### config.mk
export PLATFORM = sky130hd
export DESIGN_NAME = mips_cpu
export DESIGN_NICKNAME = mips_cpu
export VERILOG_FILES = /design/flow/design.v
export SDC_FILE = /design/flow/constraint.sdc
export NUM_CORES = 4
export LEC_CHECK = 0
export CAP_MARGIN = 20
export CORE_MARGIN = 2
export CORE_UTILIZATION = 66
export SETUP_SLACK_MARGIN = 0.85
export SLEW_MARGIN = 20
### constraint.sdc
create_clock -name core_clock -period 3.45 [get_ports {clk}]
set_input_delay 0.6900 -clock core_clock [delete_from_list [all_inputs] [get_ports {clk}]]
set_output_delay 0.6900 -clock core_clock [all_outputs]
set_load 0.01 [all_outputs]
### design.v
module Adder
  (
    input [31:0] PC_in,
    output [31:0] PC_out
  );
  assign PC_out = PC_in + 4;
endmodule
module Adder32
  (
    input [31:0] inp1,inp2,
    output [31:0] result
  );
	wire[31:0] shifted_inp2;
	assign shifted_inp2 = inp2 << 2;
  assign result = inp1 + shifted_inp2;
endmodule  
module Alu (
            input [31:0] first,
            input [31:0] second,
            input [3:0] control,
            output reg [31:0] out
            );
        always @ (*) begin
          case (control)
            4'b0000 : out <= first + second ;
            4'b0010 : out <= first - second ;
            4'b0100 : out <= first & second ;
            4'b0101 : out <= first | second ;
            4'b0110 : out <= ~(first | second) ;
            4'b0111 : out <= first ^ second ;
            4'b1000 : out <= first << second ;
            4'b1001 : out <= $signed($signed(first) >>> second) ;
            4'b1010 : out <= first >> second ;
				default : out <= 32'b0;
          endcase
        end
endmodule  
module Address_Mapping
  (
    input[31: 0] in,
    output[31:0] out
  );
  assign out = in - 32'b00000000000000000000010000000000;
endmodule
module Condition_Check
  (
    input[1:0] Branch_Type,
    input[31:0] Val1,
    input[31:0] Val2,
    output reg Br_taken
  );
  always @(*) begin
    case (Branch_Type)
      2'b01: Br_taken = (Val1 == Val2) ? 1'b1 : 1'b0;
      2'b10: Br_taken = (Val1 != Val2) ? 1'b1 : 1'b0;
      2'b11: Br_taken = 1'b1;
      default: Br_taken = 1'b0;
    endcase
  end
endmodule
module Control_Unit(
    input[5:0] Op_Code,
    output [3:0] Alu_Command, output mem_read,mem_write,
    output [1:0] branch_type,
    output wb_enable,is_immediate,
    output is_two_source
  );
  assign Alu_Command = (Op_Code == 6'b000000) ?  4'b0000 : 
                       (Op_Code == 6'b000001) ?  4'b0000 : 
                       (Op_Code == 6'b000011) ?  4'b0010 : 
                       (Op_Code == 6'b000101) ?  4'b0100 : 
                       (Op_Code == 6'b000110) ?  4'b0101 : 
                       (Op_Code == 6'b000111) ?  4'b0110 : 
                       (Op_Code == 6'b001000) ?  4'b0111 : 
                       (Op_Code == 6'b001001) ?  4'b1000 : 
                       (Op_Code == 6'b001010) ?  4'b1000 : 
                       (Op_Code == 6'b001011) ?  4'b1001 : 
                       (Op_Code == 6'b001100) ?  4'b1010 : 
                       (Op_Code == 6'b100000) ?  4'b0000 : 
                       (Op_Code == 6'b100001) ?  4'b0010 : 
                       (Op_Code == 6'b100100) ?  4'b0000 : 
                       (Op_Code == 6'b100101) ?  4'b0000 : 
                       (Op_Code == 6'b101000) ?  4'b0000 : 
                       (Op_Code == 6'b101001) ?  4'b0000 : 
                       (Op_Code == 6'b101010) ?  4'b0000 : 
                       4'b0000;
  assign wb_enable =   (Op_Code == 6'b000000) ?  1'b1 : 
                       (Op_Code == 6'b000001) ?  1'b1 : 
                       (Op_Code == 6'b000011) ?  1'b1 : 
                       (Op_Code == 6'b000101) ?  1'b1 : 
                       (Op_Code == 6'b000110) ?  1'b1 : 
                       (Op_Code == 6'b000111) ?  1'b1 : 
                       (Op_Code == 6'b001000) ?  1'b1 : 
                       (Op_Code == 6'b001001) ?  1'b1 : 
                       (Op_Code == 6'b001010) ?  1'b1 : 
                       (Op_Code == 6'b001011) ?  1'b1 : 
                       (Op_Code == 6'b001100) ?  1'b1 : 
                       (Op_Code == 6'b100000) ?  1'b1 : 
                       (Op_Code == 6'b100001) ?  1'b1 : 
                       (Op_Code == 6'b100100) ?  1'b1 : 
                       1'b0;
  assign is_immediate =  (Op_Code == 6'b100000) ?  1'b1 : 
                         (Op_Code == 6'b100001) ?  1'b1 : 
                         (Op_Code == 6'b100100) ?  1'b1 : 
                         (Op_Code == 6'b100101) ?  1'b1 : 
                         (Op_Code == 6'b101000) ?  1'b1 : 
                         (Op_Code == 6'b101001) ?  1'b1 : 
                         (Op_Code == 6'b101010) ?  1'b1 : 
                         1'b0;
  assign mem_read = (Op_Code == 6'b100100) ? 1'b1: 1'b0; 
  assign mem_write = (Op_Code == 6'b100101) ? 1'b1: 1'b0; 
  assign branch_type = (Op_Code == 6'b101000) ?  2'b01 : 
                       (Op_Code == 6'b101001) ?  2'b10 : 
                       (Op_Code == 6'b101010) ?  2'b11 : 
                       2'b00;
  assign is_two_source = (Op_Code == 6'b100101) ? 1'b1 :
                         (Op_Code == 6'b101001) ? 1'b1 :
                         (Op_Code == 6'b000001) ?  1'b1 : 
                         (Op_Code == 6'b000011) ?  1'b1 : 
                         (Op_Code == 6'b000101) ?  1'b1 : 
                         (Op_Code == 6'b000110) ?  1'b1 : 
                         (Op_Code == 6'b000111) ?  1'b1 : 
                         (Op_Code == 6'b001000) ?  1'b1 : 
                         (Op_Code == 6'b001001) ?  1'b1 : 
                         (Op_Code == 6'b001010) ?  1'b1 : 
                         (Op_Code == 6'b001011) ?  1'b1 : 
                         (Op_Code == 6'b001100) ?  1'b1 : 
                         1'b0;
  endmodule
module EX_Stage
  (
    input clk,
    input rst,
    input [3:0] EXE_CMD,
    input [31:0] val1,
    input [31:0] val2,
    input [31:0] val_src2,
    input [31:0] PC_in,
    input [1:0] Br_type,
    input WB_EN,
    input MEM_Write,
    input MEM_Read,
    input [4:0] dest,
    input [31:0] ALU_result_in_Mem,
    input [31:0] Write_Value,
    input[1:0] val1_sel,
    input[1:0] val2_sel,
    input[1:0] ST_val_sel,
    input is_two_source_in,
    output reg [31:0] PC,
    output [31:0] ALU_result,
    output [31:0] Br_Addr,
    output Br_taken,
    output [4:0] dest_out,
    output [31:0] val_src2_out,
    output WB_EN_out,
    output MEM_Write_out,
    output MEM_Read_out
  );
  wire[31:0] val1_alu;
  wire[31:0] val2_alu;
  assign WB_EN_out = WB_EN;
  assign MEM_Write_out = MEM_Write;
  assign MEM_Read_out = MEM_Read;
  assign dest_out = dest;
  Alu alu (.first(val1_alu), .second(val2_alu), .control(EXE_CMD), .out(ALU_result));
  Adder32 addr32(.inp1(PC_in), .inp2(val2), .result(Br_Addr));
  Condition_Check condition_check ( .Branch_Type(Br_type), .Val1(val1_alu), .Val2(val_src2_out), .Br_taken(Br_taken));
  Mux_3to1 mux1(.sel(val1_sel), .inp1(val1), .inp2(ALU_result_in_Mem), .inp3(Write_Value), .out(val1_alu));
  Mux_3to1 mux2(.sel(val2_sel), .inp1(val2), .inp2(ALU_result_in_Mem), .inp3(Write_Value), .out(val2_alu));
  Mux_3to1 mux3(.sel(ST_val_sel), .inp1(val_src2), .inp2(ALU_result_in_Mem), .inp3(Write_Value), .out(val_src2_out));
  always @(posedge clk, posedge rst)
    begin
      if(rst)
        begin
          PC <= 32'b0;
        end
      else
        begin
          PC <= PC_in;
        end
    end
endmodule
module EX_Stage_reg
  (
    input clk,
    input rst,
    input WB_en_in,
    input MEM_R_EN_in,
    input MEM_W_EN_in,
    input [31:0] PC_in,
    input [31:0] ALU_result_in,
    input [31:0] ST_val_in,
    input [4:0] Dest_in,
    output reg WB_en,
    output reg MEM_R_EN,
    output reg  MEM_W_EN,
    output reg [31:0] PC,
    output reg [31:0] ALU_result,
    output reg [31:0] ST_val,
    output reg [4:0] Dest
  );
  always @(posedge clk, posedge rst)
    begin
      if(rst)
        begin
        WB_en <= 1'b0;
        MEM_R_EN <= 1'b0;
        MEM_W_EN <= 1'b0;
        PC <= 32'b0;
        ALU_result <= 32'b0;
        ST_val <= 1'b0;
        Dest <= 5'b0;
      end
      else
        begin
          WB_en <= WB_en_in;
          MEM_R_EN <= MEM_R_EN_in;
          MEM_W_EN <= MEM_W_EN_in;
          PC <= PC_in;
          ALU_result <= ALU_result_in;
          ST_val <= ST_val_in;
          Dest <= Dest_in;
        end
    end
endmodule
module Forwarding_Unit (
                        input[4:0] src1_EXE,
                        input[4:0] src2_EXE,
                        input[4:0] ST_src_EXE,
                        input[4:0] dest_MEM,
                        input[4:0] dest_WB,
                        input WB_EN_MEM,
                        input WB_EN_WB,
                        input is_two_source,
                        output[1:0] val1_sel,
                        output[1:0] val2_sel,
                        output[1:0] ST_val_sel
                       );
    assign val1_sel = (WB_EN_MEM && src1_EXE == dest_MEM && dest_MEM != 5'b0) ? 2'b01 :
                      (WB_EN_WB && src1_EXE == dest_WB && dest_WB != 5'b0) ? 2'b10 :
                      2'b00;
    assign val2_sel = (is_two_source == 1'b1 && WB_EN_MEM && src2_EXE == dest_MEM && dest_MEM != 5'b0) ? 2'b01 :
                      (is_two_source == 1'b1 && WB_EN_WB && src2_EXE == dest_WB && dest_WB != 5'b0) ? 2'b10 :
                      2'b00;
    assign ST_val_sel = (is_two_source == 1'b1 && WB_EN_MEM && ST_src_EXE == dest_MEM && dest_MEM != 5'b0) ? 2'b01 :
                        (is_two_source == 1'b1 && WB_EN_WB && ST_src_EXE == dest_WB && dest_WB != 5'b0) ? 2'b10 :
                         2'b00;
endmodule
module HazardUnit_with_ForwardUnit (
                    input [4:0] Src1, Src2,
                    input [4:0] Exe_dst,
                    input is_two_source,
                    input Mem_R_EN,
                    output Hazard_detected_signal
                   );
    assign  Hazard_detected_signal =  (is_two_source == 1'b1 && Mem_R_EN == 1'b1 && (Src1 == Exe_dst || Src2 == Exe_dst)) ? 1'b1 :
                                      (is_two_source == 1'b0 && Mem_R_EN == 1'b1 && Src1 == Exe_dst) ? 1'b1 :
                                      1'b0;
endmodule  
module ID_Stage
  (
    input clk,
    input rst,
    input Freeze,
    input [31:0] PC_in,
    input [31:0]Instruction,
    input [31:0] write_val,
    input [4:0] Dest_in,
    input WB_enable_in,
    output WB_enable,
    output [1:0]Branch_type,
    output [3:0] Ex_cmd,
    output [31:0] Mux_1_res,
    output [4:0] Destination,
    output [31:0] Reg1,Reg2,
    output Mem_read,Mem_write,
    output [31:0] PC_out,
    output [4:0] src1,
    output [4:0] src2,
    output is_two_source
  );
  wire Is_imm;
  wire [5:0] Src1,Src2;
  wire [15:0] Immediate;
  wire [31:0] Reg2_tmp;
  wire [31:0] Extended;
  wire [8:0] Input_Controller_Signals;
  wire [8:0] Output_Controller_Signals;
  wire temp_WB_enable;
  wire temp_Mem_read;
  wire temp_Mem_write;
  wire [1:0] temp_Branch_type;
  wire [3:0] temp_Ex_cmd;
  assign PC_out = PC_in;
  assign Reg2_tmp = Reg2;
  assign Input_Controller_Signals = {temp_WB_enable, temp_Mem_read, temp_Mem_write, temp_Branch_type, temp_Ex_cmd};
  assign Ex_cmd = Output_Controller_Signals [3:0];
  assign Branch_type = Output_Controller_Signals [5:4];
  assign Mem_write = Output_Controller_Signals [6];
  assign Mem_read = Output_Controller_Signals [7];
  assign WB_enable = Output_Controller_Signals [8];
  assign src1 = Instruction[25:21];
  assign src2 = (Is_imm) ? 5'b0 : Instruction[20:16];
  Control_Unit control_unit(.Op_Code(Instruction[31:26]), .Alu_Command(temp_Ex_cmd),
                            .mem_read(temp_Mem_read), .mem_write(temp_Mem_write), .branch_type(temp_Branch_type), .wb_enable(temp_WB_enable), .is_immediate(Is_imm), .is_two_source(is_two_source));
  Sign_Extend sign_extend(.in(Instruction[15:0]), .out(Extended));
  Registers_File register_file(.clk(clk), .rst(rst), .src1(Instruction[25:21]),
                              .src2(Instruction[20:16]), .dest(Dest_in), . Write_Val(write_val),
                              .Write_EN(WB_enable_in), .reg1(Reg1), .reg2(Reg2));
  Mux32 mux1(.is_immediate(Is_imm), .inp1(Reg2_tmp), .inp2(Extended), .out(Mux_1_res));
  Mux5 mux2(.is_immediate(Is_imm), .inp1(Instruction[15:11]), .inp2(Instruction[20:16]), .out(Destination));
  Mux9 mux3(.sel(Freeze), .inp1(Input_Controller_Signals), .inp2(9'b0), .out(Output_Controller_Signals));
endmodule
module ID_Stage_reg
  (
    input clk,
    input rst,
    input[31:0] PC_in,
    input WB_enable,
    input [3:0] Ex_cmd,
    input [1:0] Branch_type,
    input MEM_Write,MEM_Read,
    input [31:0] Reg1,Reg2,
    input [31:0] Mux1_res,
    input [4:0] Destination,
    input flush,
    input [4:0] src1_in,
    input [4:0] src2_in,
    input is_two_source_in,
    output reg[31:0] PC_out,
    output reg write_back_enable,
    (* fsm_encoding = "none" *) output reg [3:0] ex_cmd,
    (* fsm_encoding = "none" *) output reg [1:0] branch_type,
    output reg mem_write,mem_Read,
    output reg [31:0] val1,reg2,
    output reg [31:0] val2,
    output reg [4:0] dst,
    output reg [4:0] src1,
    output reg [4:0] src2,
    output reg is_two_source
  );
  always @(posedge clk, posedge rst)
    begin
      if(rst)
        begin
          PC_out <= 32'b0;
          write_back_enable <= 1'b0;
          ex_cmd <= 4'b0;
          branch_type <= 2'b0;
          mem_write <= 1'b0;
          mem_Read <= 1'b0;
          val1 <= 32'b0;
          val2 <= 32'b0;
          reg2 <= 32'b0;
          dst  <= 5'b0;
          is_two_source <= 1'b0;
          src1 <= 5'b0;
          src2 <= 5'b0;
      end
		else if(flush)begin
			    PC_out <= 32'b0;
          write_back_enable <= 1'b0;
          ex_cmd <= 4'b0;
          branch_type <= 2'b0;
          mem_write <= 1'b0;
          mem_Read <= 1'b0;
          val1 <= 32'b0;
          val2 <= 32'b0;
          reg2 <= 32'b0;
          dst  <= 5'b0;
          is_two_source <= 1'b0;
          src1 <= 5'b0;
          src2 <= 5'b0;
			end
      else
        begin
          write_back_enable <= WB_enable;
          ex_cmd <= Ex_cmd;
          branch_type <= Branch_type;
          mem_write <= MEM_Write;
          mem_Read <= MEM_Read;
          val1 <= Reg1;
          val2 <= Mux1_res;
          reg2 <= Reg2;
          dst  <= Destination;
          PC_out <= PC_in;
          is_two_source <= is_two_source_in;
          src1 <= src1_in;
          src2 <= src2_in;
        end
    end
endmodule
module IF_Stage
  (
    input clk,
    input rst,
    input Freeze,
    input Br_taken,
    input[31:0] Branch_Address,
    output[31:0] PC,
    output[31:0] Instruction3,
    output[31:0] imem_addr,
    input[31:0] imem_data
  );
  wire[31:0] mux_out;
  wire [31:0] PC_out, Adder_out;
  Mux32 m(Br_taken, Adder_out, Branch_Address, mux_out);
  Adder Adder(PC_out, Adder_out);
  PC PC2(clk, rst, Freeze, mux_out, PC_out);
  assign imem_addr = PC_out;
  assign Instruction3 = imem_data;
  assign PC = Adder_out;
endmodule
module IF_Stage_reg
  (
    input clk,
    input rst,
    input Freeze,
    input[31:0] PC_in,
    input[31:0] Instruction_in,
    input flush,
    output reg[31:0] PC,
    output reg[31:0] Instruction
  );
  always @(posedge clk, posedge rst)
    begin
      if(rst)
			   begin
            PC <= 32'b0;
            Instruction <= 32'b0;
			   end
      else if (Freeze == 1'b0)
    		if(flush)
            begin
    			     PC <= 32'b0;
               Instruction <= 32'b0;
    			  end
      else
        begin
            PC <= PC_in;
            Instruction <= Instruction_in;
        end
    end
endmodule
module Mem_Stage
  (
    input clk,
    input rst,
    input[31:0] PC_in,
    input WB_en_in,
    input MEM_R_EN_in,
    input MEM_W_EN_in,
    input [31:0] ALU_result_in,
    input [31:0] ST_val_in,
    input [4:0] Dest_in,
    output WB_en,
    output reg [31:0] PC,
    output MEM_R_EN,
    output [31:0] ALU_result,
    output [31:0] MEM_read_value,
    output [4:0] Dest,
    output [31:0] dmem_addr,
    output [31:0] dmem_wdata,
    output dmem_we,
    output dmem_re,
    input [31:0] dmem_rdata
  );
    wire [31:0] adr;
    assign WB_en = WB_en_in;
    assign ALU_result = ALU_result_in;
    assign MEM_R_EN = MEM_R_EN_in;
    assign Dest = Dest_in;
    assign dmem_addr = adr;
    assign dmem_wdata = ST_val_in;
    assign dmem_we = MEM_W_EN_in;
    assign dmem_re = MEM_R_EN_in;
    assign MEM_read_value = MEM_R_EN_in ? dmem_rdata : 32'b0;
    Address_Mapping address_mapping (.in(ALU_result_in), .out(adr));
  always @(posedge clk, posedge rst)
    begin
      if(rst)
        begin
          PC <= 32'b0;
      end
      else
        begin
          PC <= PC_in;
        end
    end
endmodule
module Mem_Stage_reg
  (
    input clk,
    input rst,
    input[31:0] PC_in,
    input WB_en_in,
    input MEM_R_EN_in,
    input[31:0] ALU_result_in,
    input[31:0] Mem_read_value_in,
    input[4:0] Dest_in,
    output reg [31:0] PC,
    output reg WB_en,
    output reg MEM_R_EN,
    output reg[31:0] ALU_result,
    output reg[31:0] Mem_read_value,
    output reg[4:0] Dest
  );
  always @(posedge clk, posedge rst)
    begin
      if(rst)
        begin
          PC <= 32'b0;
          WB_en <= 1'b0;
          MEM_R_EN <= 1'b0;
          ALU_result <= 32'b0;
          Mem_read_value <= 32'b0;
          Dest <= 5'b0;
      end
      else
        begin
          PC <= PC_in;
          WB_en <= WB_en_in;
          MEM_R_EN <= MEM_R_EN_in;
          ALU_result <= ALU_result_in;
          Mem_read_value <= Mem_read_value_in;
          Dest <= Dest_in;
        end
    end
endmodule
module PC
  (
    input clk,
    input rst,
    input Freeze,
    input [31:0] PC_in,
    output reg [31:0] PC_out
  );
  always @(posedge clk, posedge rst)  begin
      if (rst)
        PC_out <= 32'b0;
      else if (Freeze == 1'b0)
        PC_out <= PC_in;
    end
endmodule
module Registers_File
  (
    input clk,
    input rst,
    input[4:0] src1,
    input[4:0] src2,
    input[4:0] dest,
    input[31:0] Write_Val,
    input Write_EN,
    output[31:0] reg1,
    output[31:0] reg2
   );
  reg[31:0] registers[31:0];
	integer i;
  always @(negedge clk, posedge rst) begin
	 if(rst)begin
		for(i = 0; i < 32; i = i + 1) begin
			registers[i] <= 32'b0;
		end
	 end
    else if (dest !=5'd0 && Write_EN) begin
      registers[dest] <= Write_Val;
    end
  end
    assign reg1 = registers[src1];
    assign reg2 = registers[src2];
endmodule
module WB_Stage
  (
    input clk,
    input rst,
    input WB_en_in,
    input MEM_R_EN,
    input[31:0] ALU_result,
    input[31:0] Mem_read_value,
    input[4:0] Dest_in,
    input[31:0] PC_in,
    output  WB_en,
    output[31:0]  Write_Value,
    output[4:0] Dest,
    output reg[31:0] PC
  );
  Mux32 mux4(MEM_R_EN, ALU_result, Mem_read_value, Write_Value);
  assign Dest = Dest_in;
  assign WB_en = WB_en_in;
  always @(posedge clk, posedge rst)
    begin
      if(rst)
        begin
          PC <= 32'b0;
        end
      else
        begin
          PC <= PC_in;
        end
    end
endmodule
module Mux32
  (
    input is_immediate,
    input [31:0] inp1,inp2,
    output [31:0] out
  );
  assign out = (is_immediate)?(inp2):(inp1);
endmodule
module Mux5
  (
    input is_immediate,
    input [4:0] inp1,inp2,
    output [4:0] out
  );
  assign out = (is_immediate)?(inp2):(inp1);
endmodule
module Mux9
  (
    input sel,
    input [9:0] inp1, inp2,
    output [9:0] out
  );
  assign out = (sel) ? (inp2) : (inp1);
endmodule
module Mux_3to1
  (
    input[1:0] sel,
    input[31:0] inp1, inp2, inp3,
    output[31:0] out
  );
  assign out = (sel == 2'b01) ? inp2 :
               (sel == 2'b10) ? inp3 :
               inp1;
endmodule
module Sign_Extend(
  input [15:0] in,
  output [31:0] out
);
  assign out = (in[15])?({16'b1111111111111111,in}):({16'b0000000000000000,in});
endmodule
module mips_cpu
  (
    input clk,
    input rst,
    output [31:0] imem_addr,
    input [31:0] imem_data,
    output [31:0] dmem_addr,
    output [31:0] dmem_wdata,
    output dmem_we,
    output dmem_re,
    input [31:0] dmem_rdata
  );
wire [31:0] PC;
wire [31:0] Instruction;
wire [31:0] PC1;
wire [31:0] Instruction1;
wire WB_enable;
wire [3:0] Ex_cmd;
wire [31:0] Mux_1_res;
wire [4:0] Destination;
wire [31:0] Reg1;
wire [31:0] Reg2;
wire Mem_read;
wire Mem_write;
wire [31:0] PC2;
wire [31:0] PC3;
wire write_back_enable_id_reg_out;
wire [3:0] ex_cmd_id_reg_out;
wire [1:0] branch_type_id_reg_out;
wire mem_write_id_reg_out;
wire mem_Read_id_reg_out;
wire [31:0] val1_id_reg_out;
wire [31:0] reg2_id_reg_out;
wire [31:0] val2_id_reg_out;
wire [4:0] dst_id_reg_out;
wire [31:0] PC4;
wire [31:0] ALU_result1;
wire [31:0] Br_Addr;
wire Br_taken;
wire [4:0] dest_out;
wire [31:0] val_src2_out;
wire WB_EN_out;
wire MEM_Write_out;
wire MEM_Read_out;
wire WB_EN_out2;
wire MEM_Write_out2;
wire MEM_Read_out2;
wire [31:0] PC5;
wire [31:0] ALU_result2;
wire [31:0] ST_val;
wire [4:0] Destination2;
wire WB_EN_out3;
wire [31:0] PC6;
wire MEM_Read_out3;
wire [31:0] ALU_result3;
wire [31:0] MEM_read_value;
wire [4:0] Destination3;
wire [31:0] PC7;
wire WB_EN_out4;
wire MEM_Read_out4;
wire [31:0] ALU_result4;
wire [31:0] MEM_read_value2;
wire [4:0] Destination4;
wire WB_EN_out5;
wire [31:0] write_val2;
wire [4:0] Destination5;
wire [31:0] PC8;
wire [1:0] Branch_type;
wire Hazard_detected_signal;
wire is_two_source;
wire[1:0] val1_sel;
wire[1:0] val2_sel;
wire[1:0] ST_val_sel;
wire is_two_source1;
wire is_two_source2;
wire [4:0] src1_1;
wire [4:0] src2_1;
wire [4:0] src1_2;
wire [4:0] src2_2;
IF_Stage u1(
    				.clk(clk),
    				.rst(rst),
            .Freeze(Hazard_detected_signal),
    				.Br_taken(Br_taken),
    				.Branch_Address(Br_Addr),
    				.PC(PC),
    				.Instruction3(Instruction),
            .imem_addr(imem_addr),
            .imem_data(imem_data)
  				);
IF_Stage_reg u2(
								.clk(clk),
								.rst(rst),
                .Freeze(Hazard_detected_signal),
								.PC_in(PC),
								.Instruction_in(Instruction),
                .flush(Br_taken),
								.PC(PC1),
								.Instruction(Instruction1)
								);
ID_Stage u3(
						.clk(clk),
						.rst(rst),
            .Freeze(Hazard_detected_signal),
						.PC_in(PC1),
						.Instruction(Instruction1),
						.write_val(write_val2),
						.Dest_in(Destination4),
						.WB_enable_in(WB_EN_out4),
						.WB_enable(WB_enable),
						.Branch_type(Branch_type),
						.Ex_cmd(Ex_cmd),
						.Mux_1_res(Mux_1_res),
						.Destination(Destination),
						.Reg1(Reg1),
						.Reg2(Reg2),
						.Mem_read(Mem_read),
						.Mem_write(Mem_write),
						.PC_out(PC2),
            .src1(src1_1),
            .src2(src2_1),
            .is_two_source(is_two_source)
						);
ID_Stage_reg u4(
                .clk(clk),
                .rst(rst),
                .PC_in(PC2),
                .WB_enable(WB_enable),
                .Ex_cmd(Ex_cmd),
                .Branch_type(Branch_type),
                .MEM_Write(Mem_write),
                .MEM_Read(Mem_read),
                .Reg1(Reg1),
	 							.Reg2(Reg2),
                .Mux1_res(Mux_1_res),
                .Destination(Destination),
                .flush(Br_taken),
                .src1_in(src1_1),
                .src2_in(src2_1),
                .is_two_source_in(is_two_source),
                .PC_out(PC3),
                .write_back_enable(write_back_enable_id_reg_out),
                .ex_cmd(ex_cmd_id_reg_out),
								.branch_type(branch_type_id_reg_out),
                .mem_write(mem_write_id_reg_out),
                .mem_Read(mem_Read_id_reg_out),
                .val1(val1_id_reg_out),
                .reg2(reg2_id_reg_out),
                .val2(val2_id_reg_out),
								.dst(dst_id_reg_out),
                .src1(src1_2),
                .src2(src2_2),
                .is_two_source(is_two_source2)
                );
EX_Stage u5(
		.clk(clk), .rst(rst),
    .EXE_CMD(ex_cmd_id_reg_out),
    .val1(val1_id_reg_out),
    .val2(val2_id_reg_out),
    .val_src2(reg2_id_reg_out),
    .PC_in(PC3),
    .Br_type(branch_type_id_reg_out),
    .WB_EN(write_back_enable_id_reg_out),
    .MEM_Write(mem_write_id_reg_out),
    .MEM_Read(mem_Read_id_reg_out),
    .dest(dst_id_reg_out),
    .ALU_result_in_Mem(ALU_result3),
    .Write_Value(write_val2),
    .val1_sel(val1_sel),
    .val2_sel(val2_sel),
    .ST_val_sel(ST_val_sel),
    .is_two_source_in(is_two_source2),
    .PC(PC4),
    .ALU_result(ALU_result1),
    .Br_Addr(Br_Addr),
    .Br_taken(Br_taken),
    .dest_out(dest_out),
    .val_src2_out(val_src2_out),
    .WB_EN_out(WB_EN_out),
    .MEM_Write_out(MEM_Write_out),
    .MEM_Read_out(MEM_Read_out)
);
EX_Stage_reg u6(
    .clk(clk),
    .rst(rst),
    .WB_en_in(WB_EN_out),
    .MEM_R_EN_in(MEM_Read_out),
    .MEM_W_EN_in(MEM_Write_out),
    .PC_in(PC4),
    .ALU_result_in(ALU_result1),
    .ST_val_in(val_src2_out),
    .Dest_in(dest_out),
    .WB_en(WB_EN_out2),
    .MEM_R_EN(MEM_Read_out2),
    .MEM_W_EN(MEM_Write_out2),
    .PC(PC5),
    .ALU_result(ALU_result2),
    .ST_val(ST_val),
    .Dest(Destination2)
  );
Mem_Stage u7
	  (
	    .clk(clk),
	    .rst(rst),
	    .PC_in(PC5),
	    .WB_en_in(WB_EN_out2),
	    .MEM_R_EN_in(MEM_Read_out2),
	    .MEM_W_EN_in(MEM_Write_out2),
	    .ALU_result_in(ALU_result2),
	    .ST_val_in(ST_val),
			.Dest_in(Destination2),
	    .WB_en(WB_EN_out3),
	    .PC(PC6),
	    .MEM_R_EN(MEM_Read_out3),
	    .ALU_result(ALU_result3),
	    .MEM_read_value(MEM_read_value),
			.Dest(Destination3),
      .dmem_addr(dmem_addr),
      .dmem_wdata(dmem_wdata),
      .dmem_we(dmem_we),
      .dmem_re(dmem_re),
      .dmem_rdata(dmem_rdata)
	  );
Mem_Stage_reg u8
		(
		  .clk(clk),
		  .rst(rst),
		  .PC_in(PC6),
		  .WB_en_in(WB_EN_out3),
		  .MEM_R_EN_in(MEM_Read_out3),
		  .ALU_result_in(ALU_result3),
		  .Mem_read_value_in(MEM_read_value),
		  .Dest_in(Destination3),
		  .PC(PC7),
		  .WB_en(WB_EN_out4),
		  .MEM_R_EN(MEM_Read_out4),
		  .ALU_result(ALU_result4),
		  .Mem_read_value(MEM_read_value2),
		  .Dest(Destination4)
		);
WB_Stage u9
		  (
		   .clk(clk),
		   .rst(rst),
		   .WB_en_in(WB_EN_out4),
		   .MEM_R_EN(MEM_Read_out4),
		   .ALU_result(ALU_result4),
		   .Mem_read_value(MEM_read_value2),
		   .Dest_in(Destination4),
		   .PC_in(PC7),
		   .WB_en(WB_EN_out5),
		   .Write_Value(write_val2),
		   .Dest(Destination5),
		   .PC(PC8)
		  );
HazardUnit_with_ForwardUnit hazard_with_forward(
                    .Src1(Instruction1[25:21]),
                    .Src2(Instruction1[20:16]),
                    .Exe_dst(dst_id_reg_out),
                    .is_two_source(is_two_source),
                    .Mem_R_EN(mem_Read_id_reg_out),
                    .Hazard_detected_signal(Hazard_detected_signal)
                   );
Forwarding_Unit forwarding_unit
      (
        .src1_EXE(src1_2),
        .src2_EXE(src2_2),
        .ST_src_EXE(dst_id_reg_out),
        .dest_MEM(Destination3),
        .dest_WB(Destination5),
        .WB_EN_MEM(WB_EN_out2),
        .WB_EN_WB(WB_EN_out5),
        .is_two_source(is_two_source2),
        .val1_sel(val1_sel),
        .val2_sel(val2_sel),
        .ST_val_sel(ST_val_sel)
      );
endmodule  
### run.sh
#!/bin/bash
# the make line also repeats each setting of config.mk as NAME=value (left out here)
make -C /OpenROAD-flow-scripts/flow DESIGN_CONFIG=/design/flow/config.mk WORK_HOME=/design/flow/orfs CLKGATE_MAP_FILE= finish
==> Flow_metrics.wiki, run 1 <==
== Implementation results ==
{| class="wikitable"
! Metric !! Value
|-
| Run status || aborted with a tool error
|-
| Halt point of the flow || global routing (5_1_grt)
|-
| Error Message || [ERROR GRT-0116] Global routing finished with congestion. Check the congestion regions in the DRC Viewer.
|-
| Synth warnings || 14
|-
| Core region area || 116000 um^2
|-
| Global routing usage summed across all routing layers || 80.4%
|-
| Grt total ovfl || 77
|-
| Average cell area after synthesis || 8.98 um^2
|-
| Synth cell types || 92
|-
| Final weighted congestion in routability-driven placement || roughly 1.2
|-
| Aoi/oai-family share of the synthesized area || roughly 27%
|-
| Area share, top type || 33.2%
|-
| Synth mux share || 3.00%
|-
| Final HPWL from detailed placement || 265000 um
|-
| Top flip-flop cell by instance count after synthesis || dfrtn_1
|-
| CTS buffer count || approximately 150
|-
| Cell type with the largest total area after synthesis || dfrtn_1
|-
| Adder Area Share || 2.11%
|-
| Top cells by count, synth || dfrtn_1, nor2_1, a21oi_1
|-
| AND/OR/NAND/NOR Cells, Area Fraction || approximately 15%
|-
| Area of placed instances || roughly 94000 um^2
|-
| Horizontal die dimension || 346 um
|-
| Post-synthesis net count || 8783
|-
| XOR-XNOR Cells, Area Fraction || between 2 and 2.5%
|-
| Share of flip-flops with an asynchronous set or reset after synthesis || 100%
|-
| Sink count of the clock tree || roughly 1400
|-
| Cell types occupying the most area after synthesis || dfrtn_1, dfrtp_1, a21oi_1, nor2_1, o21ai_0
|-
| Port Buffer Count || 163
|-
| Chip footprint || ~120000 um^2
|-
| Height of the die || roughly 350 um
|-
| Number of rows in the core area || 125
|-
| Total cells reported by yosys after synthesis || 8588
|-
| Instance count of the mapped netlist || between 8000 and 9000
|-
| Dominant cell by count in the synthesized netlist || dfrtn_1
|-
| Buffers from clock root to sink, at most || 3
|-
| Area of the mapped netlist || roughly 77000 um^2
|-
| Buffer cell driving the clock tree root || clkbuf_16
|-
| H-tree levels || 4
|-
| I/O pin count || between 150 and 200
|-
| Synth Register Bits || 1416
|-
| Core utilization at floorplan || 66.5%
|-
| Post-synth tally of flip-flops with integrated enable || 0
|-
| Yosys synthesis chip area || between 70000 and 80000 um^2
|-
| Prevailing logic family in the synthesized netlist || AND-OR/OR-AND gates
|-
| Sequential cell area fraction in the yosys report || 45.9%
|}
==> what timing repair did <==
| action | 4_1_cts |
|---|---|
| endpoints found under the hold margin | 0 |
| hold buffers | 0 |
| setup buffers | 82 |
| cloned | 24 |
| pin swaps | 164 |
| endpoints found under the setup margin | 1855 |
| gates resized | 442 |
==> per-layer routing <==
metal	GRT usage, %	overflow
met1	83.1	1
met2	91.9	40
met3	71.3	4
met4	72.3	30
met5	42.1	2
==> stage by stage <==
step | hold WS [ns] | std cells | setup slack, ns | util (%)
CTS | 0.352 | 11600 | -1.53 | 88.4
detailed placement | 0.352 | 11200 | -2.34 | 81.1
global placement | 0.348 | 11200 | -2.12 | 81.1
floorplan | 0.331 | 8588 | -18.06 | -
==> inputs of run 2 (changes only) <==
ABC_AREA = 1   (was unset)
CAP_MARGIN = 10   (was 20)
CELL_PAD_IN_SITES_DETAIL_PLACEMENT = 0   (was unset)
CELL_PAD_IN_SITES_GLOBAL_PLACEMENT = 0   (was unset)
CORE_ASPECT_RATIO = 0.79   (was unset)
CORE_MARGIN = 8   (was 2)
CORE_UTILIZATION = 15   (was 66)
CTS_CLUSTER_SIZE = 26   (was unset)
GPL_TIMING_DRIVEN = 0   (was unset)
HOLD_SLACK_MARGIN = 0.2   (was unset)
MAX_ROUTING_LAYER = met4   (was unset)
PLACE_DENSITY_LB_ADDON = 0.12   (was unset)
SETUP_SLACK_MARGIN = -0.28   (was 0.85)
SLEW_MARGIN = 25   (was 20)
TNS_END_PERCENT = 10   (was unset)
clock period = 8.7 ns   (was 3.45 ns; I/O delays follow)
==> Flow_metrics.wiki, run 2 <==
== Flow metrics ==
{| class="wikitable"
! Metric !! Value
|-
| Run status || finished with violations
|-
| Violated checks || negative setup slack
|-
| Number of endpoints failing setup at the final stage || 4
|-
| Area occupied by registers || 35400 um^2
|-
| Synth mux share || 0.0783% (-2.9 points)
|-
| CTS buffer count || 192 (+30%)
|-
| Port Buffer Count || 163 (unchanged)
|-
| Sw Pwr || 18.1 mW
|-
| Grt total ovfl || 0
|-
| Final Hold Fails || 0
|-
| Cell Chain, Critical Path || inv_1 -> o21ai_0 -> a221oi_1 -> o2111ai_1 -> nor4_2 -> buf_4 -> nand4_1 -> mux2i_1 -> a211oi_1
|-
| Final core utilization || 19.4%
|-
| Data arrival time of the critical path || about 10 ns
|-
| Switch share || 50.9%
|-
| XOR-XNOR Cells, Area Fraction || 1.56% (-0.63 points)
|-
| Cell type with the largest total area after synthesis || dfrtn_1
|-
| Crit path largest cell delay || around 0.96 ns
|-
| Core region area || 510000 um^2 (+340%)
|-
| Part of the total power dissipated in sequential elements || a little under a third
|-
| Worst Reg2Reg Path Length in Cells || 9
|-
| Clk ins delay skew pair || 0.96 ns
|-
| Hold WC Path Type || reg2reg
|-
| Worst Min Path Start || u4.mem_write
|-
| Post-synth tally of flip-flops with integrated enable || 0 (unchanged)
|-
| # DRC || 0
|-
| I/O pin count || 164 (unchanged)
|-
| Pre-CTS setup slack || -0.313 ns (+2.03 ns)
|-
| Worst R2R Setup Slack || -0.54 ns
|-
| Synth Register Bits || 1416 (unchanged)
|-
| Chip footprint || 535000 um^2 (+350%)
|-
| Sink count of the clock tree || 1416 (unchanged)
|-
| Number of antenna violations at the first check in global routing || 151
|-
| First element of the critical path || u3.register_file.registers[15][10]
|-
| Reg2reg start || u3.register_file.registers[15][10]
|-
| Area of the mapped netlist || 76700 um^2 (-0.57%)
|-
| Instance count of the mapped netlist || 9868 (+15%)
|-
| Max Clock Skew || 0.105 ns
|-
| Worst reg2reg endpoint || u4.val2[10]
|-
| First-pass iteration count of the detailed router || 6
|-
| Worst path slowest cell || mux2i_1
|-
| Global-route wire length before repair || 861000 um
|-
| Synth cell types || 66 (-28%)
|-
| Share of flip-flops with an asynchronous set or reset after synthesis || 100% (unchanged)
|-
| DRC marker count from the first detailed-route iteration || about 13000
|-
| # nets final || 10700
|-
| Final total power || ~36 mW
|-
| Hold worst-path end || u6.MEM_W_EN
|-
| Horizontal die dimension || 820 um (+140%)
|-
| Clock tree from TritonCTS || built
|-
| Fraction of power consumed by combinational cells || 45.1%
|-
| Gate family responsible for the most delay along the worst path || AND-OR/OR-AND gates
|-
| Warning total across the stage logs || 62
|-
| Number of buffers and inverters on the critical path || 2
|-
| Area share, top type || 33.4% (+0.19 points)
|-
| Power dissipated in the clock network || 8.43 mW
|-
| Number of antenna-violating nets in the routed design || 0
|-
| Nature of the critical path endpoint || flip-flop
|-
| Logic depth of the worst setup path including buffers || 9
|-
| Number of global-route vias before repair || just under 80000
|-
| Sequential power || 11.1 mW
|-
| Number of buffers added for setup after CTS || 0 (-100%)
|-
| Critical-path maximum fanout || 2
|-
| Fillers || 57700
|-
| Share of total power in the clock network || a little under a quarter
|-
| Final number of max-transition violations || 0
|-
| Average cell area after synthesis || 7.77 um^2 (-13%)
|-
| Power per unit of standard cell area || 360 nW/um^2
|-
| Transition time at the pin with the least slew margin || 1.36 ns
|-
| Hold Path Depth || 0
|-
| Dominant cell by count in the synthesized netlist || nand2_1
|-
| Cell types occupying the most area after synthesis || dfrtn_1, nand2_1, dfrtp_1, o21ai_0, inv_1
|-
| Adder Area Share || 2.12% (+0.012 points)
|-
| H-tree levels || 4 (unchanged)
|-
| Worst Setup EP || u4.val2[10]
|-
| Pwr top || combinational cells
|-
| Top flip-flop cell by instance count after synthesis || dfrtn_1
|-
| Final HPWL from detailed placement || 553000 um (+110%)
|-
| Required arrival time at the worst endpoint || 9.47 ns
|-
| Total wire length || 676000 um
|-
| AND/OR/NAND/NOR Cells, Area Fraction || 21.3% (+6.4 points)
|-
| Top cells by count, synth || nand2_1, o21ai_0, dfrtn_1
|-
| Worst Setup Slack, final || -0.536 ns
|-
| Count of maximum capacitance violations || 0
|-
| Placed Cells || 17100 (+53%)
|-
| Area delta synth->final || 28.7%
|-
| Buffer cell driving the clock tree root || clkbuf_16
|-
| Core utilization at floorplan || 15.1% (-51 points)
|-
| Synth warnings || 14 (unchanged)
|-
| Internal power component || 17.4 mW
|-
| Peak supply drop || 160 uV
|-
| Aoi/oai-family share of the synthesized area || 20.3% (-6.8 points)
|-
| Power in combinational cells || 16.0 mW
|-
| Global routing usage summed across all routing layers || 25.0%
|-
| Worst setup SP type || flip-flop
|-
| Leakage power figure || 41.7 nW
|-
| Via density per instance || 4.81
|-
| Total negative slack || -1.08 ns
|-
| Height of the die || 652 um (+88%)
|-
| Number of rows in the core area || 233 (+86%)
|-
| Prevailing logic family in the synthesized netlist || simple AND/OR/NAND/NOR gates
|-
| Buffers from clock root to sink, at most || 4 (+1)
|-
| Slew headroom || under 10%
|-
| MI comb area || 36100 um^2
|-
| Yosys synthesis chip area || 76700 um^2 (-0.57%)
|-
| Total cells reported by yosys after synthesis || 9868 (+15%)
|-
| WS Path Type || reg2reg
|-
| Clock slew at reported path FFs || 0.06 ns
|-
| WL per Instance || 38.6 um
|-
| Sequential cell area fraction in the yosys report || 46.2% (+0.26 points)
|-
| Final weighted congestion in routability-driven placement || 1.06 (-8.5%)
|-
| Post-synthesis net count || 10100 (+15%)
|-
| Total via count after detailed routing || 84300
|-
| Final standard cell count with taps included and fillers excluded || 17500
|-
| Largest net degree at the start of global routing || 30
|}
-- run 2: timing repair --
item,4_1_cts,5_1_grt
gates resized,0,0
hold buffers,0,0
setup endpoints to repair,0,2
-- run 2: through the flow --
step                      hold WS, ns  area, um^2
final                           0.348       98700
after global routing            0.352       98600
after CTS                       0.351       98400
after detailed placement        0.336       92000
after global placement          0.342       86900
after floorplan                 0.331       76700
-- run 2: area by class of cell --
| type | instances | area share, % |
|---|---|---|
| multi-input cells | 6813 | 36.5 |
| inverters | 985 | 3.75 |
| diodes | 92 | 0.233 |
| repair buffers | 409 | 5.55 |
| clock buffers | 283 | 5.64 |
| well taps | 6815 | 8.64 |
| flip-flops and latches | 1416 | 35.9 |
| clock inverters | 63 | 0.785 |
| plain buffers | 653 | 2.96 |
-- run 2: metal layers --
| metal | vias to the layer above | GRT usage, % | wire (um) |
|---|---|---|---|
| met5 | - | - | 0 |
| met2 | 4831 | 31.1 | 250000 |
| met1 | 44100 | 35.8 | 320000 |
| met3 | 678 | 10.0 | 81100 |
| li1 | 34700 | - | - |
| met4 | 0 | 7.92 | 25600 |
==> inputs of run 3 (changes only) <==
ABC_AREA = unset   (was 1)
CAP_MARGIN = 20   (was 10)
CELL_PAD_IN_SITES_DETAIL_PLACEMENT = 1   (was 0)
CELL_PAD_IN_SITES_GLOBAL_PLACEMENT = 2   (was 0)
CORE_ASPECT_RATIO = unset   (was 0.79)
CORE_MARGIN = 2   (was 8)
CORE_UTILIZATION = 35   (was 15)
CTS_CLUSTER_SIZE = unset   (was 26)
GPL_TIMING_DRIVEN = unset   (was 0)
HOLD_SLACK_MARGIN = unset   (was 0.2)
MAX_ROUTING_LAYER = unset   (was met4)
PLACE_DENSITY = 0.55   (was unset)
PLACE_DENSITY_LB_ADDON = unset   (was 0.12)
SETUP_SLACK_MARGIN = unset   (was -0.28)
SLEW_MARGIN = 20   (was 25)
TNS_END_PERCENT = unset   (was 10)
clock period = 8.6 ns   (was 8.7 ns; I/O delays follow)
==> Flow_metrics.wiki, run 3 <==
== Flow metrics ==
{| class="wikitable"
! Metric !! Value
|-
| Worst Reg2Reg Path Length in Cells || 4 (-5)
|-
| Power dissipated in the clock network || 8.12 mW (-3.7%)
|-
| Pwr top || registers
|-
| Nature of the critical path endpoint || flip-flop
|-
| Area occupied by registers || 35400 um^2 (about the same)
|-
| Core utilization at floorplan || 35.2% (+20 points)
|-
| DRC marker count from the first detailed-route iteration || 11000 (-15%)
|-
| Data arrival time of the critical path || 3.68 ns (-6.33 ns)
|-
| Grt total ovfl || 0 (unchanged)
|-
| Peak supply drop || 209 uV (+31%)
|-
| XOR-XNOR Cells, Area Fraction || 2.19% (+0.63 points)
|-
| Reg2reg start || u8.MEM_R_EN
|-
| Yosys synthesis chip area || 77100 um^2 (+0.57%)
|-
| Number of buffers added for setup after CTS || 0 (unchanged)
|-
| Number of rows in the core area || 172 (-26%)
|-
| Final number of max-transition violations || 0 (unchanged)
|-
| Post-synth tally of flip-flops with integrated enable || 0 (unchanged)
|-
| Placed Cells || 11200 (-35%)
|-
| Highest clock frequency the design can meet || 0.135 GHz
|-
| Hold worst-path end || u6.MEM_W_EN
|-
| Via density per instance || 6.82 (+42%)
|-
| Sink count of the clock tree || 1416 (unchanged)
|-
| Instance count of the mapped netlist || 8588 (-13%)
|-
| Worst path slowest cell || dfrtp_4
|-
| Gate family responsible for the most delay along the worst path || flip-flops
|-
| Worst Setup EP || u3.register_file.registers[5][20]
|-
| Power per unit of standard cell area || 343 nW/um^2 (-4.7%)
|-
| Adder Area Share || 2.11% (-0.012 points)
|-
| Post-route clock period utilization || 86.5%
|-
| WL per Instance || 41.5 um (+7.6%)
|-
| # nets final || 8658 (-19%)
|-
| Top flip-flop cell by instance count after synthesis || dfrtn_1
|-
| Buffers from clock root to sink, at most || 3 (-1)
|-
| Required arrival time at the worst endpoint || 4.85 ns (-4.62 ns)
|-
| Cell type with the largest total area after synthesis || dfrtn_1
|-
| Crit path top cell by count || buf_4
|-
| Dominant cell by count in the synthesized netlist || dfrtn_1
|-
| Power in combinational cells || 11.4 mW (-29%)
|-
| Synth cell types || 92 (+39%)
|-
| Aoi/oai-family share of the synthesized area || 27.1% (+6.8 points)
|-
| Clock slew at reported path FFs || 0.06 ns (about the same)
|-
| Prevailing logic family in the synthesized netlist || AND-OR/OR-AND gates
|-
| Average cell area after synthesis || 8.98 um^2 (+16%)
|-
| Worst Setup Slack, final || 1.17 ns (+1.70 ns)
|-
| Internal power component || 17.6 mW (+1.1%)
|-
| Synth Register Bits || 1416 (unchanged)
|-
| Critical-path maximum fanout || 34 (+32)
|-
| H-tree levels || 4 (unchanged)
|-
| Port Buffer Count || 163 (unchanged)
|-
| I/O pin count || 164 (unchanged)
|-
| Worst reg2reg endpoint || u3.register_file.registers[5][20]
|-
| Area delta synth->final || 16.8%
|-
| Final Hold Fails || 0 (unchanged)
|-
| Buffer cell driving the clock tree root || clkbuf_16
|-
| Transition time at the pin with the least slew margin || 1.29 ns (-0.0699 ns)
|-
| Horizontal die dimension || 473 um (-42%)
|-
| Clock tree from TritonCTS || built
|-
| Sequential cell area fraction in the yosys report || 45.9% (-0.26 points)
|-
| Run status || complete, no violations
|-
| Sequential power || 11.4 mW (about the same)
|-
| Hold buffers post-CTS || 0 (unchanged)
|-
| Number of endpoints failing setup at the final stage || 0 (-4)
|-
| Top cells by count, synth || dfrtn_1, nor2_1, a21oi_1
|-
| Final HPWL from detailed placement || 304000 um (-45%)
|-
| Fraction of power consumed by combinational cells || 36.8% (-8.3 points)
|-
| Part of the total power dissipated in sequential elements || 37.0% (+5.8 points)
|-
| Number of antenna-violating nets in the routed design || 0 (unchanged)
|-
| Minimum clock period after layout || roughly 7.4 ns
|-
| Total wire length || 476000 um (-30%)
|-
| First element of the critical path || u8.MEM_R_EN
|-
| Hold Path Depth || 0 (unchanged)
|-
| Chip footprint || 224000 um^2 (-58%)
|-
| Total cells reported by yosys after synthesis || 8588 (-13%)
|-
| Worst R2R Setup Slack || 1.17 ns (+1.70 ns)
|-
| RSZ-0062 raised after global routing || no
|-
| Final total power || 30.9 mW (-13%)
|-
| Core region area || 219000 um^2 (-57%)
|-
| Warning total across the stage logs || 74 (+19%)
|-
| WS Path Type || reg2reg
|-
| Global-route wire length before repair || 652000 um (-24%)
|-
| Synth mux share || 3.00% (+2.9 points)
|-
| Largest net degree at the start of global routing || 139 (+360%)
|-
| Fillers || 24600 (-57%)
|-
| # DRC || 0 (unchanged)
|-
| Height of the die || 473 um (-27%)
|-
| Total negative slack || 0 ns (+1.08 ns)
|-
| Count of maximum capacitance violations || 0 (unchanged)
|-
| Share of flip-flops with an asynchronous set or reset after synthesis || 100% (unchanged)
|-
| Share of total power in the clock network || 26.2% (+2.5 points)
|-
| MI comb area || 39300 um^2 (+8.9%)
|-
| Number of antenna violations at the first check in global routing || 30 (-80%)
|-
| Area of the mapped netlist || 77100 um^2 (+0.57%)
|-
| Crit path largest cell delay || 0.96 ns (about the same)
|-
| Number of global-route vias before repair || 76600 (-2.2%)
|-
| Area of placed instances || 83800 um^2 (-8.9%)
|-
| Logic depth of the worst setup path including buffers || 4 (-5)
|-
| Hold WC Path Type || reg2reg
|-
| Worst Min Path Start || u4.mem_write
|-
| Total via count after detailed routing || 78300 (-7.0%)
|-
| Clk ins delay skew pair || 0.86 ns (-0.10 ns)
|-
| Area share, top type || 33.2% (-0.19 points)
|-
| Global routing usage summed across all routing layers || 41.6% (+17 points)
|-
| Switch share || 43.0% (-7.9 points)
|-
| Final weighted congestion in routability-driven placement || 0.988 (-6.9%)
|-
| CTS buffer count || 171 (-11%)
|-
| Synth warnings || 14 (unchanged)
|-
| AND/OR/NAND/NOR Cells, Area Fraction || 14.9% (-6.4 points)
|-
| Worst setup SP type || flip-flop
|-
| Leakage power figure || 37.8 nW (-9.5%)
|-
| Slew headroom || 13.8% (+5.3 points)
|-
| Pre-CTS setup slack || 1.07 ns (+1.38 ns)
|-
| Number of buffers and inverters on the critical path || 2 (unchanged)
|-
| Final standard cell count with taps included and fillers excluded || 11500 (-34%)
|-
| Sw Pwr || 13.3 mW (-26%)
|-
| First-pass iteration count of the detailed router || 6 (unchanged)
|-
| Max Clock Skew || 0.126 ns (+0.0218 ns)
|-
| Cell Chain, Critical Path || buf_4 -> mux2i_4 -> buf_4 -> o21ai_0
|-
| Post-synthesis net count || 8783 (-13%)
|-
| Gates resized, CTS repair || 0 (unchanged)
|-
| Post-route cell area || 90100 um^2 (-8.7%)
|-
| Cell types occupying the most area after synthesis || dfrtn_1, dfrtp_1, a21oi_1, nor2_1, o21ai_0
|}
[run 3: through the flow]
step | hold WS [ns] | utilization [%]
2_1_floorplan | 0.331 | -
3_3_place_gp | 0.339 | 38.0
3_5_place_dp | 0.342 | 38.2
4_1_cts | 0.346 | 41.0
5_1_grt | 0.354 | 41.1
6_report | 0.342 | 41.1
[run 3: cell type report]
class	count	area share, %
inverters	110	0.462
repair buffers	539	5.74
clock inverters	64	1.16
diodes	13	0.0361
clock buffers	248	5.68
multi-input cells	6225	43.6
well taps	2871	3.99
flip-flops and latches	1416	39.3
[run 3: layer usage]
| layer | up-vias | routed length, um | track usage [%] |
|---|---|---|---|
| met5 | - | 260 | 0.606 |
| met1 | 40500 | 201000 | 57.3 |
| li1 | 31500 | - | - |
| met2 | 4912 | 195000 | 59.0 |
| met3 | 1375 | 49700 | 11.3 |
| met4 | 19 | 30200 | 21.8 |
==> inputs of run 4 (changes only) <==
ABC_AREA = 1   (was unset)
CELL_PAD_IN_SITES_DETAIL_PLACEMENT = unset   (was 1)
CELL_PAD_IN_SITES_GLOBAL_PLACEMENT = unset   (was 2)
CORE_MARGIN = 4   (was 2)
CORE_UTILIZATION = 40   (was 35)
CTS_CLUSTER_SIZE = 89   (was unset)
HOLD_SLACK_MARGIN = -0.07   (was unset)
MAX_ROUTING_LAYER = met4   (was unset)
PLACE_DENSITY = 0.41   (was 0.55)
SETUP_SLACK_MARGIN = 1.18   (was unset)
SLEW_MARGIN = 35   (was 20)
TNS_END_PERCENT = 85   (was unset)
clock period = 10.0 ns   (was 8.6 ns; I/O delays follow)
==> Flow_metrics.wiki, run 4 <==
== Flow metrics ==
{| class="wikitable"
! Metric !! Value
|-
| Run status || complete, no violations
|-
| Internal power component || 14.2 mW (-19%)
|-
| Count of maximum capacitance violations || 0 (unchanged)
|-
| Dominant cell by count in the synthesized netlist || nand2_1
|-
| Reg2reg start || u8.Dest[2]
|-
| Area share, top type || 33.4% (+0.19 points)
|-
| # nets final || 10100 (+17%)
|-
| Worst Min Path Start || u3.register_file.registers[0][8]
|-
| Slew headroom || 21.3% (+7.5 points)
|-
| Critical-path maximum fanout || 45 (+32%)
|-
| Cell Chain, Critical Path || nor2_4 -> nand3_2 -> nand2_1 -> inv_2 -> nand2_1 -> inv_2 -> nand2_2 -> buf_4 -> o21ai_0
|-
| Pwr top || combinational cells
|-
| DRC marker count from the first detailed-route iteration || 12800 (+16%)
|-
| Switch share || 45.3% (+2.3 points)
|-
| Clk ins delay skew pair || 0.84 ns (-0.02 ns)
|-
| Grt total ovfl || 0 (unchanged)
|-
| Number of buffers added for setup after CTS || 0 (unchanged)
|-
| Synth cell types || 66 (-28%)
|-
| Worst R2R Setup Slack || 1.79 ns (+0.63 ns)
|-
| Adder Area Share || 2.12% (+0.012 points)
|-
| Warning total across the stage logs || 63 (-15%)
|-
| Prevailing logic family in the synthesized netlist || simple AND/OR/NAND/NOR gates
|-
| AND/OR/NAND/NOR Cells, Area Fraction || 21.3% (+6.4 points)
|-
| Power in combinational cells || 10.3 mW (-10%)
|-
| Port Buffer Count || 163 (unchanged)
|-
| Total cells reported by yosys after synthesis || 9868 (+15%)
|-
| Number of global-route vias before repair || 72300 (-5.6%)
|-
| Final core utilization || 46.4% (+5.3 points)
|-
| Crit path largest cell delay || 0.58 ns (-0.38 ns)
|-
| Total via count after detailed routing || 78500 (+0.23%)
|-
| WS Path Type || reg2reg
|-
| Area of placed instances || 82300 um^2 (-1.8%)
|-
| Hold WC Path Type || reg2reg
|-
| H-tree levels || 4 (unchanged)
|-
| Peak supply drop || 168 uV (-19%)
|-
| Fraction of power consumed by combinational cells || 39.8% (+3.0 points)
|-
| Core region area || 190000 um^2 (-13%)
|-
| Largest net degree at the start of global routing || 88 (-37%)
|-
| Power per unit of standard cell area || 294 nW/um^2 (-14%)
|-
| Sw Pwr || 11.8 mW (-12%)
|-
| Worst setup SP type || flip-flop
|-
| RSZ-0062 raised after global routing || no
|-
| Sink count of the clock tree || 1416 (unchanged)
|-
| Synth warnings || 14 (unchanged)
|-
| Data arrival time of the critical path || 3.75 ns (+0.07 ns)
|-
| Post-synthesis net count || 10100 (+15%)
|-
| Worst path slowest cell || buf_4
|-
| WL per Instance || 34.6 um (-16%)
|-
| Number of antenna violations at the first check in global routing || 43 (+43%)
|-
| Share of flip-flops with an asynchronous set or reset after synthesis || 100% (unchanged)
|-
| Final Hold Fails || 0 (unchanged)
|-
| Instance count of the mapped netlist || 9868 (+15%)
|-
| Number of buffers and inverters on the critical path || 3 (+1)
|-
| Average cell area after synthesis || 7.77 um^2 (-13%)
|-
| Final total power || 26.0 mW (-16%)
|-
| Final HPWL from detailed placement || 305000 um (+0.41%)
|-
| Cell types occupying the most area after synthesis || dfrtn_1, nand2_1, dfrtp_1, o21ai_0, inv_1
|-
| Horizontal die dimension || 446 um (-5.8%)
|-
| Hold worst-path end || u3.register_file.registers[0][8]
|-
| Buffers from clock root to sink, at most || 3 (unchanged)
|-
| Clock slew at reported path FFs || 0.06 ns (about the same)
|-
| Worst Setup EP || u3.register_file.registers[11][5]
|-
| Buffer cell driving the clock tree root || clkbuf_16
|-
| Core utilization at floorplan || 40.3% (+5.1 points)
|-
| Area of the mapped netlist || 76700 um^2 (-0.57%)
|-
| Fillers || 19100 (-23%)
|-
| Total negative slack || 0 ns (unchanged)
|-
| Area delta synth->final || 15.2%
|-
| Number of antenna-violating nets in the routed design || 0 (unchanged)
|-
| Post-route cell area || 88300 um^2 (-2.0%)
|-
| Hold buffers post-CTS || 0 (unchanged)
|-
| Total wire length || 436000 um (-8.6%)
|-
| Logic depth of the worst setup path including buffers || 9 (+5)
|-
| Top flip-flop cell by instance count after synthesis || dfrtn_1
|-
| Sequential cell area fraction in the yosys report || 46.2% (+0.26 points)
|-
| Synth mux share || 0.0783% (-2.9 points)
|-
| Sequential power || 9.14 mW (-20%)
|-
| Number of endpoints failing setup at the final stage || 0 (unchanged)
|-
| Hold Path Depth || 0 (unchanged)
|-
| Nature of the critical path endpoint || flip-flop
|-
| Gate family responsible for the most delay along the worst path || simple AND/OR/NAND/NOR gates
|-
| Gates resized, CTS repair || 0 (unchanged)
|-
| XOR-XNOR Cells, Area Fraction || 1.56% (-0.63 points)
|-
| Cell type with the largest total area after synthesis || dfrtn_1
|-
| Via density per instance || 6.25 (-8.4%)
|-
| Required arrival time at the worst endpoint || 5.54 ns (+0.69 ns)
|-
| Final weighted congestion in routability-driven placement || 1.06 (+7.0%)
|-
| Height of the die || 446 um (-5.8%)
|-
| Yosys synthesis chip area || 76700 um^2 (-0.57%)
|-
| Global routing usage summed across all routing layers || 44.1% (+2.5 points)
|-
| Max Clock Skew || 0.105 ns (-0.0213 ns)
|-
| Part of the total power dissipated in sequential elements || 35.2% (-1.8 points)
|-
| Global-route wire length before repair || 596000 um (-8.6%)
|-
| Transition time at the pin with the least slew margin || 1.17 ns (-0.120 ns)
|-
| First-pass iteration count of the detailed router || 9 (+3)
|-
| Aoi/oai-family share of the synthesized area || 20.3% (-6.8 points)
|-
| Worst reg2reg endpoint || u3.register_file.registers[11][5]
|-
| # DRC || 0 (unchanged)
|-
| Share of total power in the clock network || 25.0% (-1.2 points)
|-
| Synth Register Bits || 1416 (unchanged)
|-
| CTS buffer count || 168 (-1.8%)
|-
| Clock tree from TritonCTS || built
|-
| Chip footprint || 199000 um^2 (-11%)
|-
| First element of the critical path || u8.Dest[2]
|-
| Number of rows in the core area || 160 (-7.0%)
|-
| Post-synth tally of flip-flops with integrated enable || 0 (unchanged)
|-
| Leakage power figure || 39.8 nW (+5.3%)
|-
| I/O pin count || 164 (unchanged)
|-
| Worst Reg2Reg Path Length in Cells || 9 (+5)
|-
| Final number of max-transition violations || 0 (unchanged)
|-
| Power dissipated in the clock network || 6.50 mW (-20%)
|-
| Top cells by count, synth || nand2_1, o21ai_0, dfrtn_1
|}
## run 4: metrics by stage
stage | std cells | hold WS (ns) | setup WS (ns)
4_1_cts | 12500 | 0.349 | 1.82
6_report | 12600 | 0.350 | 1.79
3_3_place_gp | 12200 | 0.337 | -1.03
2_1_floorplan | 9868 | 0.331 | -16.09
3_5_place_dp | 12200 | 0.339 | 1.49
5_1_grt | 12600 | 0.361 | 1.57
## run 4: area by class of cell
class / count / area [um^2] / area share (%)
Antenna cell: 27 / 67.6 / 0.0765
Clock buffer: 245 / 4970 / 5.63
Clock inverter: 62 / 781 / 0.884
Inverter: 985 / 3710 / 4.20
Multi-Input combinational cell: 6813 / 35600 / 40.3
Sequential cell: 1416 / 35400 / 40.1
Tap cell: 2511 / 3140 / 3.56
Timing Repair Buffer: 514 / 4620 / 5.23
## run 4: routing by layer
layer | part of all wire (%) | vias to the layer above | GRT usage [%]
met3 | 14 | 1129 | 15.8
li1 | - | 33400 | -
met1 | 41 | 38600 | 58.7
met4 | 6.1 | 0 | 21.9
met2 | 40 | 5438 | 58.8
met5 | 0 | - | -
==> inputs of run 5 (changes only) <==
ABC_AREA = unset   (was 1)
CTS_CLUSTER_SIZE = unset   (was 89)
HOLD_SLACK_MARGIN = unset   (was -0.07)
MAX_ROUTING_LAYER = unset   (was met4)
SETUP_SLACK_MARGIN = unset   (was 1.18)
SLEW_MARGIN = 20   (was 35)
TNS_END_PERCENT = unset   (was 85)
==> Flow_metrics.wiki, run 5 <==
== Flow metrics ==
{| class="wikitable"
! Metric !! Value
|-
| Data arrival time of the critical path || 4.01 ns (+0.26 ns)
|-
| Instance count of the mapped netlist || 8588 (-13%)
|-
| I/O pin count || 164 (unchanged)
|-
| Internal power component || 14.6 mW (+2.9%)
|-
| Chip footprint || 200000 um^2 (+0.56%)
|-
| Area delta synth->final || 14.8%
|-
| Final Hold Fails || 0 (unchanged)
|-
| Synth warnings || 14 (unchanged)
|-
| Core utilization at floorplan || 40.4% (+0.10 points)
|-
| Clk ins delay skew pair || 0.83 ns (about the same)
|-
| Synth Register Bits || 1416 (unchanged)
|-
| Sink count of the clock tree || 1416 (unchanged)
|-
| First-pass iteration count of the detailed router || 8 (-1)
|-
| Final weighted congestion in routability-driven placement || 0.985 (-6.8%)
|-
| Gates resized, CTS repair || 0 (unchanged)
|-
| WL per Instance || 39.4 um (+14%)
|-
| Core region area || 191000 um^2 (+0.32%)
|-
| Worst path slowest cell || nor3b_1
|-
| Top flip-flop cell by instance count after synthesis || dfrtn_1
|-
| Via density per instance || 6.97 (+12%)
|-
| Cell type with the largest total area after synthesis || dfrtn_1
|-
| Hold buffers post-CTS || 0 (unchanged)
|-
| Sw Pwr || 10.9 mW (-7.2%)
|-
| Number of buffers and inverters on the critical path || 1 (-2)
|-
| Area share, top type || 33.2% (-0.19 points)
|-
| Count of maximum capacitance violations || 0 (unchanged)
|-
| Power per unit of standard cell area || 288 nW/um^2 (-2.0%)
|-
| Crit path largest cell delay || 0.89 ns (+0.31 ns)
|-
| Number of antenna violations at the first check in global routing || 24 (-44%)
|-
| Largest net degree at the start of global routing || 148 (+68%)
|-
| Total negative slack || 0 ns (unchanged)
|-
| Share of total power in the clock network || 24.7% (-0.3 points)
|-
| Global routing usage summed across all routing layers || 42.4% (-1.7 points)
|-
| CTS buffer count || 164 (-2.4%)
|-
| Synth mux share || 3.00% (+2.9 points)
|-
| Worst reg2reg endpoint || u3.register_file.registers[8][30]
|-
| First element of the critical path || u8.Dest[4]
|-
| Clock slew at reported path FFs || 0.05 ns (about the same)
|-
| Total via count after detailed routing || 77100 (-1.8%)
|-
| Cell Chain, Critical Path || nand2b_1 -> nor3b_1 -> nand2_4 -> buf_4 -> nand2_1 -> o21ai_0
|-
| Worst setup SP type || flip-flop
|-
| Dominant cell by count in the synthesized netlist || dfrtn_1
|-
| WS Path Type || reg2reg
|-
| Worst Reg2Reg Path Length in Cells || 6 (-3)
|-
| Pre-CTS setup slack || 1.45 ns (-0.0474 ns)
|-
| Hold WC Path Type || reg2reg
|-
| Total cells reported by yosys after synthesis || 8588 (-13%)
|-
| Aoi/oai-family share of the synthesized area || 27.1% (+6.8 points)
|-
| Adder Area Share || 2.11% (-0.012 points)
|-
| Nature of the critical path endpoint || flip-flop
|-
| Sequential power || 9.73 mW (+6.5%)
|-
| Number of buffers added for setup after CTS || 0 (unchanged)
|-
| Cell types occupying the most area after synthesis || dfrtn_1, dfrtp_1, a21oi_1, nor2_1, o21ai_0
|-
| Run status || complete, no violations
|-
| Switch share || 42.7% (-2.6 points)
|-
| Slew headroom || 12.9% (-8.4 points)
|-
| Synth cell types || 92 (+39%)
|-
| Required arrival time at the worst endpoint || 5.56 ns (+0.02 ns)
|-
| XOR-XNOR Cells, Area Fraction || 2.19% (+0.63 points)
|-
| Worst Setup EP || u3.register_file.registers[8][30]
|-
| Transition time at the pin with the least slew margin || 1.30 ns (+0.134 ns)
|-
| Reg2reg start || u8.Dest[4]
|-
| Clock tree from TritonCTS || built
|-
| Total wire length || 436000 um (about the same)
|-
| Hold Path Depth || 0 (unchanged)
|-
| Buffer cell driving the clock tree root || clkbuf_16
|-
| Final HPWL from detailed placement || 272000 um (-11%)
|-
| Warning total across the stage logs || 78 (+24%)
|-
| Buffers from clock root to sink, at most || 3 (unchanged)
|-
| Number of endpoints failing setup at the final stage || 0 (unchanged)
|-
| Yosys synthesis chip area || 77100 um^2 (+0.57%)
|-
| Leakage power figure || 37.2 nW (-6.5%)
|-
| AND/OR/NAND/NOR Cells, Area Fraction || 14.9% (-6.4 points)
|-
| Power in combinational cells || 9.50 mW (-8%)
|-
| Gate family responsible for the most delay along the worst path || simple AND/OR/NAND/NOR gates
|-
| Pwr top || registers
|-
| Worst Min Path Start || u3.register_file.registers[0][24]
|-
| Horizontal die dimension || 447 um (+0.28%)
|-
| Height of the die || 447 um (+0.28%)
|-
| Average cell area after synthesis || 8.98 um^2 (+16%)
|-
| Share of flip-flops with an asynchronous set or reset after synthesis || 100% (unchanged)
|-
| Global-route wire length before repair || 595000 um (about the same)
|-
| Area of the mapped netlist || 77100 um^2 (+0.57%)
|-
| Fillers || 18400 (-3.7%)
|-
| Grt total ovfl || 0 (unchanged)
|-
| Peak supply drop || 183 uV (+8.9%)
|-
| Hold worst-path end || u3.register_file.registers[0][24]
|-
| RSZ-0062 raised after global routing || no
|-
| Number of rows in the core area || 160 (unchanged)
|-
| Part of the total power dissipated in sequential elements || 38.1% (+2.9 points)
|-
| Fraction of power consumed by combinational cells || 37.2% (-2.6 points)
|-
| # nets final || 8601 (-15%)
|-
| Sequential cell area fraction in the yosys report || 45.9% (-0.26 points)
|-
| H-tree levels || 4 (unchanged)
|-
| Critical-path maximum fanout || 38 (-16%)
|-
| Top cells by count, synth || dfrtn_1, nor2_1, a21oi_1
|-
| Power dissipated in the clock network || 6.31 mW (-3%)
|-
| DRC marker count from the first detailed-route iteration || 12300 (-3.5%)
|-
| Final number of max-transition violations || 0 (unchanged)
|-
| Max Clock Skew || 0.110 ns (+0.00478 ns)
|-
| Post-synth tally of flip-flops with integrated enable || 0 (unchanged)
|-
| # DRC || 0 (unchanged)
|-
| Logic depth of the worst setup path including buffers || 6 (-3)
|-
| Number of global-route vias before repair || 72100 (-0.34%)
|-
| Prevailing logic family in the synthesized netlist || AND-OR/OR-AND gates
|-
| Worst Setup Slack, final || 1.55 ns (-0.248 ns)
|-
| Number of antenna-violating nets in the routed design || 0 (unchanged)
|-
| Worst R2R Setup Slack || 1.55 ns (-0.25 ns)
|-
| Post-synthesis net count || 8783 (-13%)
|-
| Port Buffer Count || 163 (unchanged)
|}
==> run 5: layout make-up <==
cell class	instances	area, um^2	area share [%]
Inverter	110	417	0.470
Clock inverter	51	601	0.678
Antenna cell	10	25.0	0.0283
Clock buffer	249	4900	5.53
Multi-Input combinational cell	6225	39300	44.4
Tap cell	2511	3140	3.55
Timing Repair Buffer	489	4740	5.35
Sequential cell	1416	35400	40.0
==> run 5: layer usage <==
metal  vias to the layer above  GRT usage (%)  wire, um
li1                      31400              -         -
met1                     38400           58.3    177000
met2                      5853           58.0    173000
met3                      1425           14.7     54900
met4                        14           23.5     30000
met5                         -              0       100
==> run 5: stage by stage <==
stage	area (um^2)	util, %	hold slack (ns)	instances	power, mW
6_report	88600	46.4	0.356	11100	25.5
3_3_place_gp	82600	43.2	0.338	10700	18.6
3_5_place_dp	82800	43.4	0.337	10700	18.8
5_1_grt	88600	46.4	0.359	11100	26.5
4_1_cts	88300	46.3	0.353	11000	25.1
2_1_floorplan	77100	-	0.331	8588	14.4
Power is estimated from default activity; no workload was simulated.
